== wip/amber ==
// colour_change
module colour_change #
(
    parameter DATA_WIDTH = 24  
)
(
    input  wire                   clk,
    input  wire                   n_rst,
    input  wire [DATA_WIDTH-1:0] i_vid_data,
    input  wire                  i_vid_hsync,
    input  wire                  i_vid_vsync,
    input  wire                  i_vid_VDE,
    output reg [DATA_WIDTH-1:0] o_vid_data,
    output reg                  o_vid_hsync,
    output reg                  o_vid_vsync,
    output reg                  o_vid_VDE,
    input wire [3:0] btn,
    input wire [3:0] sw,
    output wire [3:0] led 
);
Size: about 3100 cells after synthesis, ~180 flip-flops, roughly 68 I/O pins, ~0.026 mm² of cells after synthesis.
make LEC_CHECK=0 CAP_MARGIN=20 CORE_ASPECT_RATIO=0.71 CORE_MARGIN=2 CORE_UTILIZATION=70 CTS_CLUSTER_SIZE=37 SETUP_SLACK_MARGIN=0.42 SLEW_MARGIN=20 TNS_END_PERCENT=5 finish   # period 13.5 ns
run.sh (not shown) runs the stock make flow with config.mk's settings and CLKGATE_MAP_FILE=.
wip/amber did not finish; a tool error ended it in 5_1_grt.
### wip/amber -> wip/yarrow
==> flow/config.mk <==
export PLATFORM = sky130hd
export DESIGN_NAME = colour_change
export DESIGN_NICKNAME = colour_change
export VERILOG_FILES = /design/flow/design.v
export SDC_FILE = /design/flow/constraint.sdc
export NUM_CORES = 4
export LEC_CHECK = 0
export CAP_MARGIN = 20
export CORE_MARGIN = 2
export CORE_UTILIZATION = 66
export SETUP_SLACK_MARGIN = 3.89
export SLEW_MARGIN = 20
==> flow/constraint.sdc <==
create_clock -name core_clock -period 14.9 [get_ports {clk}]
set_input_delay 2.9800 -clock core_clock [delete_from_list [all_inputs] [get_ports {clk}]]
set_output_delay 2.9800 -clock core_clock [all_outputs]
set_load 0.01 [all_outputs]
==> results <==
wip/yarrow had finished all stages when the layout checks came back failing, citing max-capacitance violations, max-slew violations, negative setup slack. Initial core utilization for wip/yarrow is lower than for wip/amber. Compared with wip/amber, in wip/yarrow die width moved down; core footprint has increased. wip/yarrow against wip/amber: number of cell rows grew by about 22%; die area grew by about 6%. wip/amber and wip/yarrow ended up with roughly the same fraction of registers with async set/reset. Higher worst setup slack before clock tree synthesis was reported by wip/yarrow, not wip/amber.
What wip/cedar does differently from wip/yarrow at the input level:
-- flow/config.mk --
<<< wip/yarrow, line 9
export CORE_MARGIN = 2
export CORE_UTILIZATION = 66
export SETUP_SLACK_MARGIN = 3.89
export SLEW_MARGIN = 20
>>> wip/cedar, line 9
export CORE_MARGIN = 2
export CORE_UTILIZATION = 37
export CTS_CLUSTER_DIAMETER = 384
export CTS_CLUSTER_SIZE = 99
export SLEW_MARGIN = 20
==> flow/constraint.sdc <==
create_clock -name core_clock -period 20.0 [get_ports {clk}]
set_input_delay 4.0000 -clock core_clock [delete_from_list [all_inputs] [get_ports {clk}]]
set_output_delay 4.0000 -clock core_clock [all_outputs]
set_load 0.01 [all_outputs]
### Flow results
In summary, wip/cedar completed successfully, with a layout that passed the timing, DRC and antenna checks.
Re area of all placed cells without fillers: wip/cedar is about 20% down on wip/yarrow.
Row number of buffers inserted to repair setup after CTS: wip/cedar lower / wip/yarrow higher
Summary of the comparison: number of max-cap violations is lower in wip/cedar, relative to wip/yarrow.
Between wip/yarrow and wip/cedar, the flow reports number of fill cells increasing by more than 100%.
Residual antenna-violating net count after detailed routing came out exactly the same in wip/yarrow and wip/cedar.
Re number of cells in the yosys synthesis report: no difference whatsoever between wip/cedar and wip/yarrow.
The cell with the largest stage delay on the worst path comes out sky130_fd_sc_hd__o41ai_4 in one run and sky130_fd_sc_hd__nor3_1 in the other, namely in wip/cedar and wip/yarrow respectively.
Diff wip/yarrow..wip/cedar | average footprint of a synthesized cell | unchanged
For wip/raven, these inputs were changed with respect to wip/cedar:
-- flow/config.mk --
<<< wip/cedar, line 7
export LEC_CHECK = 0
export CAP_MARGIN = 20
export CORE_MARGIN = 2
export CORE_UTILIZATION = 37
export CTS_CLUSTER_DIAMETER = 384
export CTS_CLUSTER_SIZE = 99
export SLEW_MARGIN = 20
>>> wip/raven, line 7
export LEC_CHECK = 0
export CAP_MARGIN = 5
export CORE_ASPECT_RATIO = 0.65
export CORE_MARGIN = 2
export CORE_UTILIZATION = 40
export CTS_CLUSTER_SIZE = 19
export GPL_ROUTABILITY_DRIVEN = 0
export GPL_TIMING_DRIVEN = 0
export SETUP_SLACK_MARGIN = 5.0
export SLEW_MARGIN = 25
--- outcome ---
- Overall global routing resource usage in wip/raven vs wip/cedar: up 3.4 points
- Of wip/raven and wip/cedar, wip/raven shows the higher wire length, with wip/cedar below it.
- The lower number of input and output port buffers inserted of wip/raven and wip/cedar is in wip/raven.
- Run comparison: wip/cedar kind of critical path flip-flop to flip-flop; wip/raven kind of critical path primary input to flip-flop
- In wip/raven, the placement row count came out 22 below the value in wip/cedar.
The following lists how wip/willow was set up differently from wip/raven:
==> flow/config.mk <==
export PLATFORM = sky130hd
export DESIGN_NAME = colour_change
export DESIGN_NICKNAME = colour_change
export VERILOG_FILES = /design/flow/design.v
export SDC_FILE = /design/flow/constraint.sdc
export NUM_CORES = 4
export LEC_CHECK = 0
export CAP_MARGIN = 5
export CELL_PAD_IN_SITES_DETAIL_PLACEMENT = 2
export CORE_ASPECT_RATIO = 0.65
export CORE_MARGIN = 2
export CORE_UTILIZATION = 40
export CTS_CLUSTER_SIZE = 40
export GPL_ROUTABILITY_DRIVEN = 1
export GPL_TIMING_DRIVEN = 1
export HOLD_SLACK_MARGIN = -0.09
export SETUP_SLACK_MARGIN = 5.0
export SLEW_MARGIN = 25
export TNS_END_PERCENT = 35
### Flow results
wip/willow: GRT-0232 in 5_1_grt -> run aborted. Compared with wip/raven, wip/willow shows a count of cells resized by post-cts repair that is 399 higher. Higher placed wire-length estimate among wip/raven and wip/willow: wip/willow. Re number of buffers added on ports: wip/willow is 1 up on wip/raven. Taking wip/raven as the reference, in wip/willow post-CTS setup repair buffer count higher, post-placement cell area saw a decrease.
For wip/umber, these inputs were changed with respect to wip/willow:
==> flow/config.mk <==
export PLATFORM = sky130hd
export DESIGN_NAME = colour_change
export DESIGN_NICKNAME = colour_change
export VERILOG_FILES = /design/flow/design.v
export SDC_FILE = /design/flow/constraint.sdc
export NUM_CORES = 4
export LEC_CHECK = 0
export CAP_MARGIN = 20
export CORE_MARGIN = 2
export CORE_UTILIZATION = 40
export SLEW_MARGIN = 20
==> flow/constraint.sdc <==
create_clock -name core_clock -period 18.1 [get_ports {clk}]
set_input_delay 3.6200 -clock core_clock [delete_from_list [all_inputs] [get_ports {clk}]]
set_output_delay 3.6200 -clock core_clock [all_outputs]
set_load 0.01 [all_outputs]
## What came out
- Against wip/willow, last weighted congestion value of the routability-driven placer in wip/umber rose slightly.
- In terms of die area, wip/umber and wip/willow differ only marginally.
- Diff wip/willow -> wip/umber | number of placed cells counting well taps | up slightly
- Sequential fraction of the synthesis area came out exactly the same in wip/willow and wip/umber.
- The flow did not stop early for wip/umber: all stages ran, and the layout cleared the timing, DRC and antenna checks.
- Looking at wip/willow and wip/umber, the standard cell core area is a wash.
- Any difference in sink count of the clock tree between wip/umber and wip/willow is small enough to ignore.
